Setup of build 92:
// SNN
module SNN(
	clk,
	rst_n,
	in_valid,
	img,
	ker,
	weight,
	out_valid,
	out_data
);
input clk;
input rst_n;
input in_valid;
input [7:0] img;
input [7:0] ker;
input [7:0] weight;
output reg out_valid;
output reg [9:0] out_data;
genvar x, y;
reg [6:0] count_in;
wire [2:0] count_in_x;
wire [1:0] count_in_y;
wire [2:0] count_row;
reg [7:0] image[2:0][5:0];
reg [7:0] kernel[8:0];
reg [7:0] fc_weight[3:0];
reg conv_in_valid;
wire conv_out_valid;
reg [63:0] next_conv_in;
reg [71:0] conv_in;
wire [19:0] conv_out;
wire [7:0] conv_quantize_out;
wire conv_quantize_out_valid;
wire [7:0] max_pool_out;
wire max_pool_out_valid;
wire [16:0] fc_out_1;
wire [16:0] fc_out_2;
wire fc_out_valid;
wire [7:0] fc_quantization_out_1;
wire [7:0] fc_quantization_out_2;
wire fc_quantization_out_valid;
wire [9:0] l1_out;
wire l1_out_valid;
assign count_in_x = count_in % 'd6;
assign count_in_y = (count_in / 'd6) % 'd3;
assign count_row = (count_in / 'd6) % 'd6;
always@(posedge clk or negedge rst_n) begin
	if(!rst_n)
		count_in <= 0;
	else if(in_valid)
		count_in <= count_in + 1;
	else
		count_in <= 0;
end
generate
for(x=0;x<6;x=x+1) begin
	for(y=0;y<3;y=y+1) begin
		always@(posedge clk) begin
			if(x == count_in_x && count_in_y == y)
				image[y][x] <= img;
			else
				image[y][x] <= image[y][x];
		end
	end
end
for(x=0;x<9;x=x+1) begin
	always@(posedge clk) begin
		if(x == count_in)
			kernel[x] <= ker;
		else
			kernel[x] <= kernel[x];
	end
end
for(x=0;x<4;x=x+1) begin
	always@(posedge clk) begin
		if(in_valid && x == count_in)
			fc_weight[x] <= weight;
		else
			fc_weight[x] <= fc_weight[x];
	end
end
endgenerate
wire [23:0] row1;
wire [23:0] row2;
wire [23:0] row3;
assign row1 = {image[0][count_in_x],image[0][count_in_x-1],image[0][count_in_x-2]};
assign row2 = {image[1][count_in_x],image[1][count_in_x-1],image[1][count_in_x-2]};
assign row3 = {image[2][count_in_x],image[2][count_in_x-1],image[2][count_in_x-2]};
always@(*) begin
	case(count_in_y)
	'd2: next_conv_in = {row3[15:0],row2,row1};
	'd0: next_conv_in = {row1[15:0],row3,row2};
	'd1: next_conv_in = {row2[15:0],row1,row3};
	default: next_conv_in = 0;
	endcase
end
always@(*) begin
	if(count_row > 1 && count_in_x > 1)
		conv_in = {img,next_conv_in};
	else
		conv_in = 0;
end
always@(*) begin
	conv_in_valid = count_row > 1 && count_in_x > 1;
end
conv c1(
	.rst_n(rst_n),
	.clk(clk),
	.clk_valid(clk),
	.in_valid(conv_in_valid),
  ...
clock: 13.7 ns
lec_check: 0
abc_area: 1
cap_margin: 20
core_margin: 2
core_utilization: 72
place_density_lb_addon: 0.06
slew_margin: 20
run.sh (not shown) runs the stock make flow with config.mk's settings and CLKGATE_MAP_FILE=.
Build 92 did not run to completion, as it errored out during global routing.
Edits applied to the flow inputs when going from build 92 to build 8:
# build 92
export LEC_CHECK = 0
export ABC_AREA = 1
export CAP_MARGIN = 20
export CORE_MARGIN = 2
export CORE_UTILIZATION = 72
export PLACE_DENSITY_LB_ADDON = 0.06
export SLEW_MARGIN = 20
create_clock -name core_clock -period 13.7 [get_ports {clk}]
# build 8
export LEC_CHECK = 0
export CAP_MARGIN = 20
export CORE_MARGIN = 2
export CORE_UTILIZATION = 66
export CTS_CLUSTER_SIZE = 95
export PLACE_DENSITY = 0.37
export SLEW_MARGIN = 20
create_clock -name core_clock -period 15.4 [get_ports {clk}]
[summary]
The final report for build 8 shows a completed flow and a layout that fails verification, specifically negative setup slack.
Vertical die dimension in build 8 is 15 um above build 92.
In build 8 relative to build 92, net count of the mapped netlist had gone down by more than 10%.
The starting density of the core of build 8 is lower than that of build 92.
Number of CTS-inserted buffers for build 8: about 2.2% up relative to build 92
Build 92 -> build 8: area after synthesis increased slightly
Re synthesized cell count: build 8 is 920 down on build 92.
Delta(adder and majority gate portion of the synthesized area, build 8 - build 92) < 0
Measured against build 8, the count of instantiated cells in the yosys netlist of build 92 comes out at 1.14 times the reference value.
The number of library cell types mapped by synthesis in build 8 is 1.9 times that in build 92.
[inputs] build 31 vs build 8
# build 8
export LEC_CHECK = 0
export CAP_MARGIN = 20
export CORE_MARGIN = 2
export CORE_UTILIZATION = 66
export CTS_CLUSTER_SIZE = 95
export PLACE_DENSITY = 0.37
export SLEW_MARGIN = 20
create_clock -name core_clock -period 15.4 [get_ports {clk}]
# build 31
export LEC_CHECK = 0
export CAP_MARGIN = 20
export CORE_MARGIN = 2
export CORE_UTILIZATION = 72
export SLEW_MARGIN = 20
create_clock -name core_clock -period 16.5 [get_ports {clk}]
==> results <==
Height of the die in build 31 is 13 um lower than in build 8. Build 31 did not finish: a tool error stopped it during global routing. From build 8 to build 31, gate count of the mapped netlist did not move at all. Build 31 vs build 8 — post-place setup slack dropped 340 ps. From build 8 to build 31, buffers inserted during post-CTS setup optimization did not move at all.
diff inputs: build 31 => build 82
# build 31
export LEC_CHECK = 0
export CAP_MARGIN = 20
export CORE_MARGIN = 2
export CORE_UTILIZATION = 72
export SLEW_MARGIN = 20
create_clock -name core_clock -period 16.5 [get_ports {clk}]
# build 82
export LEC_CHECK = 0
export ABC_AREA = 1
export CAP_MARGIN = 20
export CORE_MARGIN = 2
export CORE_UTILIZATION = 70
export MAX_ROUTING_LAYER = met4
export SETUP_SLACK_MARGIN = 0.55
export SLEW_MARGIN = 20
create_clock -name core_clock -period 15.7 [get_ports {clk}]
### Flow results
- No final results exist for build 82, since it was stopped by error GRT-0232 during global routing.
- Compared with build 31, in build 82 total placed instance area went up by 580 sq um; synthesized cell count increased about 14%; placer congestion estimate went up 27%; number of buffers inserted to repair setup after CTS up 27%.
Input-level comparison between build 42 and build 82:
# build 82
export LEC_CHECK = 0
export ABC_AREA = 1
export CAP_MARGIN = 20
export CORE_MARGIN = 2
export CORE_UTILIZATION = 70
export MAX_ROUTING_LAYER = met4
export SETUP_SLACK_MARGIN = 0.55
export SLEW_MARGIN = 20
create_clock -name core_clock -period 15.7 [get_ports {clk}]
# build 42
export LEC_CHECK = 0
export CAP_MARGIN = 20
export CORE_MARGIN = 4
export CORE_UTILIZATION = 23
export PLACE_DENSITY = 0.85
export SLEW_MARGIN = 20
create_clock -name core_clock -period 17.0 [get_ports {clk}]
--- outcome ---
- Build 42 finished end to end and its layout was clean on timing, DRC and antenna.
- Diff build 82 -> build 42: yosys stat chip area higher; share of the synthesized netlist area taken by xor and xnor gates picked up an extra 1.1 points.
- Delta(number of clock buffers inserted by TritonCTS, build 42 - build 82) < 0
- Diff build 82 -> build 42: fraction of the yosys area taken by sequential cells fell by 0.34 points, count of buffers added by post-CTS timing repair for setup went down by 33, total of buffers placed on input and output ports held steady.
#### Input delta (build 44 over build 42)
# build 42
export LEC_CHECK = 0
export CAP_MARGIN = 20
export CORE_MARGIN = 4
export CORE_UTILIZATION = 23
export PLACE_DENSITY = 0.85
export SLEW_MARGIN = 20
create_clock -name core_clock -period 17.0 [get_ports {clk}]
# build 44
export LEC_CHECK = 0
export CAP_MARGIN = 20
export CELL_PAD_IN_SITES_DETAIL_PLACEMENT = 0
export CORE_MARGIN = 10
export CORE_UTILIZATION = 40
export GPL_ROUTABILITY_DRIVEN = 0
export GPL_TIMING_DRIVEN = 0
export HOLD_SLACK_MARGIN = 0.17
export MAX_ROUTING_LAYER = met5
export MIN_ROUTING_LAYER = met2
export SETUP_SLACK_MARGIN = 2.36
export SLEW_MARGIN = 10
export TNS_END_PERCENT = 25
create_clock -name core_clock -period 17.0 [get_ports {clk}]
## What came out
Flow for build 44 halted at global routing, error code GRT-0116.
Build 42 ran to completion and came out clean on the timing, design-rule and antenna checks.
On cell area after placement: build 44 sits below build 42.
The area inside the core boundary in build 44 is 0.57 times that in build 42.
Compared with build 42, build 44 shows a lower width of the chip.
Tally of buffers added on design ports across build 42 and build 44: no real change.
Build 44 vs build 42 — die outline height dropped by more than 10%


Setup of run A:
SNN again, from the RTL that the note above started with.
==> flow/config.mk <==
export PLATFORM = sky130hd
export DESIGN_NAME = SNN
export DESIGN_NICKNAME = SNN
export VERILOG_FILES = /design/flow/design.v
export SDC_FILE = /design/flow/constraint.sdc
export NUM_CORES = 4
export LEC_CHECK = 0
export CAP_MARGIN = 20
export CELL_PAD_IN_SITES_GLOBAL_PLACEMENT = 0
export CORE_MARGIN = 2
export CORE_UTILIZATION = 65
export CTS_CLUSTER_DIAMETER = 30
export CTS_CLUSTER_SIZE = 33
export GPL_TIMING_DRIVEN = 1
export SLEW_MARGIN = 20
export TNS_END_PERCENT = 35
==> flow/constraint.sdc <==
create_clock -name core_clock -period 15.6 [get_ports {clk}]
set_input_delay 3.1200 -clock core_clock [delete_from_list [all_inputs] [get_ports {clk}]]
set_output_delay 3.1200 -clock core_clock [all_outputs]
set_load 0.01 [all_outputs]
Although it ran to completion, run A produced a layout that fails the final checks because of negative setup slack.
Modified inputs, run B compared to run A
# run A
export LEC_CHECK = 0
export CAP_MARGIN = 20
export CELL_PAD_IN_SITES_GLOBAL_PLACEMENT = 0
export CORE_MARGIN = 2
export CORE_UTILIZATION = 65
export CTS_CLUSTER_DIAMETER = 30
export CTS_CLUSTER_SIZE = 33
export GPL_TIMING_DRIVEN = 1
export SLEW_MARGIN = 20
export TNS_END_PERCENT = 35
create_clock -name core_clock -period 15.6 [get_ports {clk}]
# run B
export LEC_CHECK = 0
export CAP_MARGIN = 20
export CELL_PAD_IN_SITES_GLOBAL_PLACEMENT = 0
export CORE_MARGIN = 2
export CORE_UTILIZATION = 70
export CTS_CLUSTER_DIAMETER = 30
export CTS_CLUSTER_SIZE = 33
export GPL_TIMING_DRIVEN = 1
export SLEW_MARGIN = 20
export TNS_END_PERCENT = 35
create_clock -name core_clock -period 15.6 [get_ports {clk}]
Notes after the runs:
Quantity of gates resized following cts came out higher on run B than on run A.
Status: run B FAILED at 5_1_grt (tool error)
Re number of core rows: run A was higher than run B.
From run A to run B, yosys stat cell total did not move at all.
Side by side, die width turned out lower in run B than in run A.
Re total of hold buffers inserted after clock tree synthesis: no difference whatsoever between run B and run A.
Setup changes, run B to run C
# run B
export LEC_CHECK = 0
export CAP_MARGIN = 20
export CELL_PAD_IN_SITES_GLOBAL_PLACEMENT = 0
export CORE_MARGIN = 2
export CORE_UTILIZATION = 70
export CTS_CLUSTER_DIAMETER = 30
export CTS_CLUSTER_SIZE = 33
export GPL_TIMING_DRIVEN = 1
export SLEW_MARGIN = 20
export TNS_END_PERCENT = 35
create_clock -name core_clock -period 15.6 [get_ports {clk}]
# run C
export LEC_CHECK = 0
export CAP_MARGIN = 20
export CORE_MARGIN = 2
export CORE_UTILIZATION = 40
export SLEW_MARGIN = 20
create_clock -name core_clock -period 17.0 [get_ports {clk}]
==> results <==
- Run B -> run C: number of cell instances after yosys synthesis delta 0, exact match
- Run C against run B; estimated wirelength of the detail-placed design is down slightly.
- Die size: run C exceeds run B
- When run C is set beside run B, its post-CTS setup buffer count turns out to be 82 smaller.
- Final weighted congestion of routability-driven global placement for run C: 9.1% down relative to run B
- Reported for run B and run C, number of enable flip-flop cells turned out identical to the last digit.
- Run C finished all stages; the layout is clean.
- Overall die width: run C vs run B up 32%
Modified inputs, run D compared to run C
# run C
export LEC_CHECK = 0
export CAP_MARGIN = 20
export CORE_MARGIN = 2
export CORE_UTILIZATION = 40
export SLEW_MARGIN = 20
create_clock -name core_clock -period 17.0 [get_ports {clk}]
# run D
export LEC_CHECK = 0
export ABC_AREA = 1
export CAP_MARGIN = 20
export CORE_MARGIN = 2
export CORE_UTILIZATION = 72
export HOLD_SLACK_MARGIN = 0.3
export PLACE_DENSITY_LB_ADDON = 0.06
export SLEW_MARGIN = 20
export TNS_END_PERCENT = 5
create_clock -name core_clock -period 11.2 [get_ports {clk}]
--- outcome ---
Run D: it failed during 5_1_grt, and the tool reported GRT-0116.
Run C ran to completion and came out clean on the timing, design-rule and antenna checks.
Cmp run D and run C / simple-gate share of the synthesized area / higher: run D
Relative to run C, average cell area after synthesis decreased by 14% in run D.
Placement-stage worst setup slack deteriorates in run D relative to run C.
Re maximum number of buffers from clock root to sink: no difference whatsoever between run D and run C.
The clock buffer count from CTS in run D sits 9.8% below the value recorded for run C.
The number of cells in the yosys synthesis report in run D was higher than what run C gave.
Input-level comparison between run E and run D:
# run D
export LEC_CHECK = 0
export ABC_AREA = 1
export CAP_MARGIN = 20
export CORE_MARGIN = 2
export CORE_UTILIZATION = 72
export HOLD_SLACK_MARGIN = 0.3
export PLACE_DENSITY_LB_ADDON = 0.06
export SLEW_MARGIN = 20
export TNS_END_PERCENT = 5
create_clock -name core_clock -period 11.2 [get_ports {clk}]
# run E
export LEC_CHECK = 0
export ABC_AREA = 1
export CAP_MARGIN = 20
export CORE_MARGIN = 2
export CORE_UTILIZATION = 58
export PLACE_DENSITY_LB_ADDON = 0.07
export SETUP_SLACK_MARGIN = 3.97
export SLEW_MARGIN = 20
create_clock -name core_clock -period 13.5 [get_ports {clk}]
[summary]
FAIL run E @ 5_1_grt: tool exited with error. The height of the die of run E exceeds that of run D by 32 µm. Against run D as the reference, run E delivers a higher number of buffers added for setup after CTS. Against run D, placeable core region in run E rose by more than 10%. Total die size, run D and run E: larger value in run E. The portion of the post-synthesis area used by sequential elements was comparable across run D and run E.
Edits applied to the flow inputs when going from run E to run F:
# run E
export LEC_CHECK = 0
export ABC_AREA = 1
export CAP_MARGIN = 20
export CORE_MARGIN = 2
export CORE_UTILIZATION = 58
export PLACE_DENSITY_LB_ADDON = 0.07
export SETUP_SLACK_MARGIN = 3.97
export SLEW_MARGIN = 20
create_clock -name core_clock -period 13.5 [get_ports {clk}]
# run F
export LEC_CHECK = 0
export CAP_MARGIN = 20
export CORE_MARGIN = 2
export CORE_UTILIZATION = 40
export SLEW_MARGIN = 20
create_clock -name core_clock -period 16.5 [get_ports {clk}]
Findings:
Run F: chip area line of the yosys report is 950 µm² higher than what run E reported. In the flow results for run E and run F, the sequential area share after synthesis is smaller on run F. Looking at initial standard-cell utilization of the core across run E and run F, the one that comes out higher is run E. The pre-CTS setup slack of run F exceeds that of run E by 2.18 ns. Run F finished all stages; the layout is clean.


Starting RTL as in the previous note.
make LEC_CHECK=0 CAP_MARGIN=20 CORE_MARGIN=2 CORE_UTILIZATION=58 SLEW_MARGIN=20 finish   # period 13.5 ns
The baseline completed, yet does not pass: setup timing.
==> next run, changes <==
Settings changed: ABC_AREA set to 1, CORE_UTILIZATION 58 to 53.
Clock period 13.5 ns to 9.16 ns, I/O delays scaled along.
Outcome: Now the flow ended with an error in global routing, error GRT-0232; die size goes up by a little under a tenth; area after synthesis came out lower slightly; synthesized cell count came out higher by about a fifth.
==> next run, changes <==
Settings changed: CORE_UTILIZATION 53 to 70, MAX_ROUTING_LAYER set to met4, SETUP_SLACK_MARGIN set to 0.55.
Clock period 9.16 ns to 15.8 ns, I/O delays scaled along.
Effect:
- The changed run did not get past global routing
- synthesized area stays the same
- die area is lower by about 24%
- synthesized cell count stays the same


## run 1
Starting RTL as in the previous note.
// SNN
module SNN(
	clk,
	rst_n,
	in_valid,
	img,
	ker,
	weight,
	out_valid,
	out_data
);
clock: 9.16 ns
lec_check: 0
abc_area: 1
cap_margin: 20
cell_pad_in_sites_global_placement: 0
core_margin: 2
core_utilization: 58
cts_cluster_diameter: 30
cts_cluster_size: 33
gpl_timing_driven: 1
slew_margin: 20
tns_end_percent: 35
As the logs show, run 1 stopped at global routing after a tool error, so it never reached the end of the flow.
Inputs modified between run 1 and run 2:
Settings: CTS_CLUSTER_DIAMETER no longer set, was 30; CTS_CLUSTER_SIZE no longer set, was 33; GPL_TIMING_DRIVEN no longer set, was 1; CORE_UTILIZATION now 70, was 58; SETUP_SLACK_MARGIN now 0.55, previously not set; CELL_PAD_IN_SITES_GLOBAL_PLACEMENT no longer set, was 0; CORE_ASPECT_RATIO now 1.82, previously not set; TNS_END_PERCENT no longer set, was 35; the clock period (ns, I/O delays scaled along) now 15.7, was 9.16.
==> comparison <==
- Run 2 got as far as global routing, where a tool error ended the run.
- Taking run 1 as the reference, in run 2 final RePlAce weighted congestion went up about 12%, area of the core went down 17%.
- Relative to run 1, detailed-placement wirelength estimate decreased by 3.6% in run 2.
- Going from run 1 to run 2, the number of CTS-inserted buffers was found to have gone down by 60.
- As far as synthesized area goes, run 2 and run 1 are indistinguishable; the numbers are identical.
Input-level comparison between run 3 and run 2:
Settings: SETUP_SLACK_MARGIN removed (was 0.55); CORE_ASPECT_RATIO removed (was 1.82); HOLD_SLACK_MARGIN newly set to 0.3; CTS_CLUSTER_SIZE newly set to 13; PLACE_DENSITY_LB_ADDON newly set to 0.06; CORE_UTILIZATION changed from 70 to 72; the clock period (ns, I/O delays scaled along) changed from 15.7 to 11.2.
## What came out
- FAIL for each of run 3 and run 2
- In the summary table, run 3 is marked failed, with error GRT-0116 raised in global routing.
- Comparing run 2 against run 3, there is no change at all in average cell area after synthesis.
- From run 2 to run 3 the numbers moved as follows: number of placed instances with taps included saw an increase; number of cells upsized or downsized after cts shows an increase of 363; synthesized cell count has remained practically unchanged; total die area decreased by 2400 um2 relative to the old numbers; core utilization before placement went up by 2.3 points.
